Design CED, start of the top module:
module  CED(
	input  clk,
	input  rst,
	input  enable,
	output reg ird,
	input  [7:0] idata,	
	output reg [13:0] iaddr,
	output reg cwr_mag_0,
	output reg [12:0] cdata_mag_wr0,
	output reg crd_mag_0,
	input  [12:0] cdata_mag_rd0,
	output reg [13:0] caddr_mag_0,
	output reg cwr_ang_0,
	output reg [12:0] cdata_ang_wr0,
	output reg crd_ang_0,
	input  [12:0] cdata_ang_rd0,
	output reg [13:0] caddr_ang_0,
	output reg cwr1,
	output reg [12:0] cdata_wr1,
	output reg crd1,
	input  [12:0] cdata_rd1,
	output reg [13:0] caddr_1,
	output reg cwr2,
	output reg [12:0] cdata_wr2,
	output reg [13:0] caddr_2,
	output reg done
);
Size in the first run: ~7600 cells after synthesis, roughly 51000 µm² of cells after synthesis.
Settings: LEC_CHECK=0, ABC_AREA=1, CAP_MARGIN=0, CELL_PAD_IN_SITES_DETAIL_PLACEMENT=2, CELL_PAD_IN_SITES_GLOBAL_PLACEMENT=2, CORE_MARGIN=4, CORE_UTILIZATION=72, CTS_CLUSTER_SIZE=62, GPL_ROUTABILITY_DRIVEN=0, GPL_TIMING_DRIVEN=0, HOLD_SLACK_MARGIN=0.08, MAX_ROUTING_LAYER=met5, MIN_ROUTING_LAYER=met2, PLACE_DENSITY_LB_ADDON=0.18, SETUP_SLACK_MARGIN=-0.92, SLEW_MARGIN=10, TNS_END_PERCENT=55; clock period 69.8 ns.
run.sh (not shown) runs the stock make flow with config.mk's settings and CLKGATE_MAP_FILE=.
The baseline stopped in global placement without I/O (3_1_place_gp_skip_io) (FLW-0024).
Change:
Settings changed: CAP_MARGIN 0 to 20, CELL_PAD_IN_SITES_DETAIL_PLACEMENT 2 to not set, CELL_PAD_IN_SITES_GLOBAL_PLACEMENT 2 to not set, CORE_MARGIN 4 to 2, CORE_UTILIZATION 72 to 50, CTS_CLUSTER_SIZE 62 to not set, GPL_ROUTABILITY_DRIVEN 0 to not set, GPL_TIMING_DRIVEN 0 to not set, HOLD_SLACK_MARGIN 0.08 to not set, MAX_ROUTING_LAYER met5 to not set, MIN_ROUTING_LAYER met2 to not set, PLACE_DENSITY set to 0.6, PLACE_DENSITY_LB_ADDON 0.18 to not set, SETUP_SLACK_MARGIN -0.92 to not set, SLEW_MARGIN 10 to 20, TNS_END_PERCENT 55 to not set.
Clock period 69.8 ns to 83.2 ns, I/O delays scaled along.
Outcome:
- With this change the flow completed without violations
- die area increases by 39%
- synthesized cell count is unchanged
- area after synthesis stays the same
Change:
Settings changed: CORE_UTILIZATION 50 to 66, HOLD_SLACK_MARGIN set to 0.29, TNS_END_PERCENT set to 70.
Clock period 83.2 ns to 60.9 ns, I/O delays scaled along.
What happened:
- This time the run aborted during global routing (5_1_grt)
- area after synthesis stays the same
- die size falls by 24%
- synthesized cell count does not change
Change:
Settings changed: ABC_AREA 1 to not set, CORE_UTILIZATION 66 to 62, HOLD_SLACK_MARGIN 0.29 to not set, TNS_END_PERCENT 70 to not set.
Clock period 60.9 ns to 85.2 ns, I/O delays scaled along.
This time the run completed without violations.
Synthesized area climbs slightly.
Synthesized cell count falls by roughly a tenth.
Die size went up by a little under a tenth.

---

## job 5113
Starting RTL as in the previous note.
==> flow/config.mk <==
export PLATFORM = sky130hd
export DESIGN_NAME = CED
export DESIGN_NICKNAME = CED
export VERILOG_FILES = /design/flow/design.v
export SDC_FILE = /design/flow/constraint.sdc
export NUM_CORES = 4
export LEC_CHECK = 0
export ABC_AREA = 1
export CAP_MARGIN = 15
export CELL_PAD_IN_SITES_DETAIL_PLACEMENT = 2
export CELL_PAD_IN_SITES_GLOBAL_PLACEMENT = 1
export CORE_MARGIN = 2
export CORE_UTILIZATION = 41
export GPL_ROUTABILITY_DRIVEN = 0
export GPL_TIMING_DRIVEN = 0
export PLACE_DENSITY_LB_ADDON = 0.25
export SETUP_SLACK_MARGIN = 5.0
export SLEW_MARGIN = 0
export TNS_END_PERCENT = 25
==> flow/constraint.sdc <==
create_clock -name core_clock -period 63.8 [get_ports {clk}]
set_input_delay 12.7600 -clock core_clock [delete_from_list [all_inputs] [get_ports {clk}]]
set_output_delay 12.7600 -clock core_clock [all_outputs]
set_load 0.01 [all_outputs]
Job 5113 did not finish; the tool stopped in clock tree synthesis with error DPL-0033.
Edits applied to the flow inputs when going from job 5113 to job 862:
- SLEW_MARGIN: 0 -> 20
- PLACE_DENSITY_LB_ADDON: 0.25 -> unset
- PLACE_DENSITY: unset -> 0.6
- CELL_PAD_IN_SITES_DETAIL_PLACEMENT: 2 -> 1
- the clock period (ns, I/O delays scaled along): 63.8 -> 90.0
Job 862: flow completed, timing, DRC and antenna clean. Re parity-gate share of the synthesized area counting xor and xnor cells: no difference whatsoever between job 5113 and job 862. Re count of pins on the block boundary: no difference whatsoever between job 862 and job 5113. Any difference in die area between job 862 and job 5113 is small enough to ignore. Diff job 862..job 5113 | overall die height | negligible. Changes observed in job 862 relative to job 5113: instance count of the mapped netlist ~0 delta, post-synthesis mux area share ~0 delta, worst-case setup slack after placement +34.23 ns, number of cells in the design after placement ~0 delta. Comparing job 862 and job 5113, the lower detailed placement HPWL is on job 862. For the cell area after placement, job 862 came in 0.93% lower than job 5113 did.
diff inputs: job 862 => job 8565
- CORE_MARGIN: 2 -> 5
- CORE_UTILIZATION: 41 -> 62
- TNS_END_PERCENT: 25 -> unset
- GPL_ROUTABILITY_DRIVEN: 0 -> 1
- MAX_ROUTING_LAYER: unset -> met4
- CAP_MARGIN: 15 -> 25
- ABC_AREA: 1 -> unset
- CELL_PAD_IN_SITES_DETAIL_PLACEMENT: 1 -> 0
- PLACE_DENSITY: 0.6 -> unset
- HOLD_SLACK_MARGIN: unset -> -0.1
- GPL_TIMING_DRIVEN: 0 -> unset
==> comparison <==
- Sort job 862 and job 8565 by fraction of standard cell area that is sequential, ascending, and job 862 comes first.
- Sort job 862 and job 8565 by complex-gate fraction of the synthesized area asc -> top: job 862
- Job 8565 ends up with a met2 wire length that is 11% lower than in job 862.
- Of job 862 and job 8565, job 8565 shows the higher length of routed met3 wiring, with job 862 below it.
The inputs of job 9665 differ from those of job 8565 as listed below.
- CELL_PAD_IN_SITES_GLOBAL_PLACEMENT: 1 -> 2
- CORE_UTILIZATION: 62 -> 71
- CELL_PAD_IN_SITES_DETAIL_PLACEMENT: 0 -> 1
Findings:
Job 9665 did not finish; the tool stopped in global placement without I/O with error GPL-0301.
From job 8565 to job 9665 the numbers moved as follows: post-synthesis async set-or-reset flop share roughly the same, post-synthesis cell type count roughly the same.
Number of standard-cell rows in the floorplan, job 8565 and job 9665, higher one = job 8565.
Taking job 8565 as the reference, in job 9665 die outline height lost about 6%; die area lost 12%; synthesis area per yosys neither gained nor lost much; synthesized cell count neither gained nor lost much.
Relative to job 8565, core outline area decreased by about 13% in job 9665.
Average instance area after synthesis: job 9665 vs job 8565, no meaningful difference

---

== 03-04 ==
The RTL this note starts from:
==> flow/design.v <==
`timescale 1ns/10ps
module  CED(
	input  clk,
	input  rst,
	input  enable,
	output reg ird,
	input  [7:0] idata,	
	output reg [13:0] iaddr,
	output reg cwr_mag_0,
	output reg [12:0] cdata_mag_wr0,
	output reg crd_mag_0,
	input  [12:0] cdata_mag_rd0,
	output reg [13:0] caddr_mag_0,
	output reg cwr_ang_0,
	output reg [12:0] cdata_ang_wr0,
	output reg crd_ang_0,
	input  [12:0] cdata_ang_rd0,
	output reg [13:0] caddr_ang_0,
	output reg cwr1,
	output reg [12:0] cdata_wr1,
	output reg crd1,
	input  [12:0] cdata_rd1,
	output reg [13:0] caddr_1,
	output reg cwr2,
	output reg [12:0] cdata_wr2,
	output reg [13:0] caddr_2,
	output reg done
);
reg [5:0] state,next_state,i;
reg [7:0] Grayscale_temp[0:8];
reg signed [12:0] magnitude_L0[0:8];
reg [12:0] angle_L0[0:8];
reg signed [12:0] Gx,Gy,magnitude;
reg signed [12:0] Gx_abs,Gy_abs;
reg [15:0] n,j;
reg [12:0]angle;
reg signed[28:0] Gy_temp,angle_tmp, Gy_temp1;
parameter INIT=5'd0,GRAYSCALE_ADDR=5'd1,WAIT=5'd2,GRAYSCALE_DATA=5'd3,
          LAYER0=5'd4,INIT1=5'd5,LAYER1_ADDR=5'd6,WAIT1=5'd7,LAYER1_DATA=5'd8,
		  LAYER1_DATA1=5'd9,NMS=5'd10,INIT2=5'd11,LAYER2_ADDR=5'd12,
		  WAIT2=5'd13,LAYER2_DATA=5'd14,LAYER2_DATA1=5'd15,HT=5'd16,FINISHED=5'd17;
always @(posedge clk or posedge rst ) begin
  if(rst) state<=INIT;
  else state<=next_state;
end
always @(*) begin
	case (state)
		INIT:begin
		  next_state=(enable)?GRAYSCALE_ADDR:INIT;
		end 
		GRAYSCALE_ADDR:begin
		  next_state=WAIT;
		end
        WAIT:begin
		   next_state=GRAYSCALE_DATA;
		end
        GRAYSCALE_DATA:begin
			next_state=(i>8)?LAYER0:GRAYSCALE_ADDR;  
		end
		LAYER0:begin
		   next_state=(j>15875)?INIT1:GRAYSCALE_ADDR;
		end
        INIT1:begin
          next_state=LAYER1_ADDR;
        end
        LAYER1_ADDR:begin
            next_state=WAIT1;
	    end 
        WAIT1:begin
		   if((n>0&&n<125)||(n%126==0)||(n%126==125)||(n>15750&&n<15875))next_state=LAYER1_DATA1;
		   else next_state=LAYER1_DATA;
		end
		LAYER1_DATA:begin
		  next_state=(i>8)?NMS:LAYER1_ADDR; 
		end
		LAYER1_DATA1:begin
          next_state=LAYER1_ADDR;
		end
        NMS:begin
		  next_state=(n>15875)?INIT2:LAYER1_ADDR;
		end
		INIT2:begin
		  next_state=LAYER2_ADDR;
		end
		LAYER2_ADDR:begin
		  next_state=WAIT2;
		end
		WAIT2:begin
		  if((n>0&&n<125)||(n%126==0)||(n%126==125)||(n>15750&&n<15875))next_state=LAYER2_DATA1;
		  else next_state=LAYER2_DATA;
		end
		LAYER2_DATA:begin
		  next_state=(i>8)?HT:LAYER2_ADDR; 
		end
		LAYER2_DATA1:begin
          next_state=LAYER2_ADDR;
		end
		HT:begin
		  next_state=(n>15875)?FINISHED:LAYER2_ADDR;
		end
		default:begin
		  next_state=state;
		end 
	endcase	
end
always @(posedge clk) begin
		case (state)
		INIT:begin
		  n=0;
		  i=0;
		  j=0;
		  done=0;
		  ird=0;
		  cwr_mag_0=0;
		  cwr_ang_0=0;
		  crd_mag_0=0;
		  crd_ang_0=0;
		  cwr1=0;
		  crd1=0;
		  cwr2=0;
		  angle=0;
		  angle_tmp=0;
		end 
		GRAYSCALE_ADDR:begin
		  ird=1;
		  cwr_ang_0=0;
		  cwr_mag_0=0;
		  if (i==0)iaddr=n;
		  else if(i==1)iaddr=n+1;
		  else if(i==2)iaddr=n+2;
		  else if(i==3)iaddr=n+128;
		  else if(i==4)iaddr=n+129;
		  else if(i==5)iaddr=n+130;
		  else if(i==6)iaddr=n+256;
		  else if(i==7)iaddr=n+257;
		  else iaddr=n+258; 
		end
		WAIT:begin
		  angle=0;
		  angle_tmp=0;
		end
        GRAYSCALE_DATA:begin
		  Grayscale_temp[i]=idata;
		  i=i+1;
		end
		LAYER0:begin
		  i=0;
		  ird=0;
		  cwr_ang_0=1;
		  cwr_mag_0=1;
		  n=(n%128==125)?n+3:n+1;
		  Gx=-(Grayscale_temp[0])+Grayscale_temp[2]-(Grayscale_temp[3]<<1)+
		     (Grayscale_temp[5]<<1)-Grayscale_temp[6]+Grayscale_temp[8];
		  Gy=-Grayscale_temp[0]-(Grayscale_temp[1]<<1)-Grayscale_temp[2]+
		     Grayscale_temp[6]+(Grayscale_temp[7]<<1)+Grayscale_temp[8];
          Gx_abs=(Gx[12]==1)?-Gx:Gx;
          Gy_abs=(Gy[12]==1)?-Gy:Gy;
		  magnitude=Gx_abs+Gy_abs;
          angle_tmp=(Gx!=0)?(Gy<<16)/Gx:Gx;
		  if(angle_tmp<$signed(29'h00006A09) && angle_tmp>$signed(29'h1FFF95F7))begin                         
			if (Gx!=0&&Gy==0)angle=13'h00;
			else if (Gx==0&&Gy!=0)angle=13'h5a;
			else angle=13'h00;
		  end         
		  else if(angle_tmp>$signed(29'h00006A09) && angle_tmp<$signed(29'h00026A09))angle=13'h2d;            
		  else if(angle_tmp>$signed(29'h00026A09) || angle_tmp<$signed(29'h1FFD95F7))angle=13'h5a;            
		  else angle=13'h87;
		  caddr_mag_0=j;
		  cdata_mag_wr0=magnitude;
		  caddr_ang_0=j;
          cdata_ang_wr0=angle;
		  j=j+1;
		end
        INIT1:begin
		  j=0;
		  n=0;
		  i=0;
		  cwr_ang_0=0;
		  cwr_mag_0=0;
        end
		LAYER1_ADDR:begin
		  if ((n>0&&n<125)||(n%126==0)||(n%126==125)||(n>15750&&n<15875)) begin
		    cwr1=0;
			caddr_1=n;
		  end
          else begin
		    crd_ang_0=1;
		    crd_mag_0=1;
			cwr1=0;
			if (i==0)begin
			  caddr_ang_0=j;
			  caddr_mag_0=j;
			end
		    else if(i==1)begin
			  caddr_ang_0=j+1;
			  caddr_mag_0=j+1;
			end
		    else if(i==2)begin
			  caddr_ang_0=j+2;
			  caddr_mag_0=j+2;
			end
		    else if(i==3)begin
			  caddr_ang_0=j+126;
			  caddr_mag_0=j+126;
			end
		    else if(i==4)begin
			  caddr_ang_0=j+127;
			  caddr_mag_0=j+127;
			end
		    else if(i==5)begin
			  caddr_ang_0=j+128;
			  caddr_mag_0=j+128;
			end
		    else if(i==6)begin
			  caddr_ang_0=j+252;
			  caddr_mag_0=j+252;
			end
		    else if(i==7)begin
			  caddr_ang_0=j+253;
			  caddr_mag_0=j+253;
			end
		    else begin
			  caddr_ang_0=j+254;
			  caddr_mag_0=j+254;
			end
		  end
		end
		LAYER1_DATA:begin
		  angle_L0[i]=cdata_ang_rd0;
		  magnitude_L0[i]=cdata_mag_rd0;
		  i=i+1;
		end
		LAYER1_DATA1:begin
          	cwr1=1;
			cdata_wr1=0;
			n=n+1;
		end
		NMS:begin
		  crd_ang_0=0;
		  crd_mag_0=0;
		  cwr1=1;
		  caddr_1=n;
		  if (angle_L0[4]==13'h00) begin
            cdata_wr1=(magnitude_L0[4]>=magnitude_L0[3]
			          &&magnitude_L0[4]>=magnitude_L0[5])?magnitude_L0[4]:0;			
		  end
		  else if (angle_L0[4]==13'h2d) begin
			cdata_wr1=(magnitude_L0[4]>=magnitude_L0[2]
			          &&magnitude_L0[4]>=magnitude_L0[6])?magnitude_L0[4]:0;	
		  end
          else if (angle_L0[4]==13'h5a) begin
			cdata_wr1=(magnitude_L0[4]>=magnitude_L0[1]
			          &&magnitude_L0[4]>=magnitude_L0[7])?magnitude_L0[4]:0;	
		  end
		  else begin
			cdata_wr1=(magnitude_L0[4]>=magnitude_L0[0]
			          &&magnitude_L0[4]>=magnitude_L0[8])?magnitude_L0[4]:0;
		  end
		  j=(j%126==123)?j+3:j+1;
		  n=n+1;
		  i=0;
		end
		INIT2:begin
		  j=0;
		  n=0;
		  i=0;
          cwr1=0;
		end
		LAYER2_ADDR:begin
		  if ((n>0&&n<125)||(n%126==0)||(n%126==125)||(n>15750&&n<15875)) begin
		    cwr2=0;
			caddr_2=n;
		  end
          else begin
            crd1=1;
			cwr2=0;
			if (i==0)caddr_1=j;
		    else if(i==1)caddr_1=j+1;
		    else if(i==2)caddr_1=j+2;
		    else if(i==3)caddr_1=j+126;
		    else if(i==4)caddr_1=j+127;
		    else if(i==5)caddr_1=j+128;
		    else if(i==6)caddr_1=j+252;
		    else if(i==7)caddr_1=j+253;
		    else caddr_1=j+254;
		  end
		end
		LAYER2_DATA:begin
		  magnitude_L0[i]=cdata_rd1;
		  i=i+1;
		end	
		LAYER2_DATA1:begin
          	cwr2=1;
			cdata_wr2=0;
			n=n+1;
		end
		HT:begin
          crd1=0;
		  cwr2=1;
		  caddr_2=n;
          if (magnitude_L0[4]>=13'd100)cdata_wr2=13'd255;
		  else if(magnitude_L0[4]<13'd50)cdata_wr2=13'd0;
		  else begin
			if ((magnitude_L0[0]>=13'd100)||(magnitude_L0[1]>=13'd100)||
			    (magnitude_L0[2]>=13'd100)||(magnitude_L0[3]>=13'd100)||
				(magnitude_L0[5]>=13'd100)||(magnitude_L0[6]>=13'd100)||
				(magnitude_L0[7]>=13'd100)||(magnitude_L0[8]>=13'd100)) begin
				cdata_wr2=13'd255;
			end
			else cdata_wr2=13'd0;
		  end
		  j=(j%126==123)?j+3:j+1;
		  n=n+1;
		  i=0;
		end
		FINISHED:begin
		  done=1;
		end
		default:begin
		end 
	endcase
end
endmodule
clock: 79.1 ns
lec_check: 0
abc_area: 1
cap_margin: 40
cell_pad_in_sites_detail_placement: 0
core_margin: 2
core_utilization: 70
cts_cluster_size: 40
gpl_routability_driven: 0
gpl_timing_driven: 1
setup_slack_margin: -0.37
slew_margin: 10
tns_end_percent: 55
Edits applied to the flow inputs when going from 03-04 to 11-08:
- an added HOLD_SLACK_MARGIN of 0.3
- a change of CAP_MARGIN from 40 to 0
- a change of the clock period (ns, I/O delays scaled along) from 79.1 to 63.9
- The flow ran to completion for all of 11-08 and 03-04 but 11-08, which stopped partway.
- 11-08 did not finish: a tool error stopped it during 5_1_grt.
- From 03-04 to 11-08 the numbers moved as follows: placed wire-length estimate after detailed placement increased by about 22% relative to the old numbers; H-tree depth reported by CTS closely matched the old numbers; pre-CTS worst setup slack decreased by 2.55 ns relative to the old numbers; buffers inserted during post-CTS setup optimization increased by 335 relative to the old numbers.
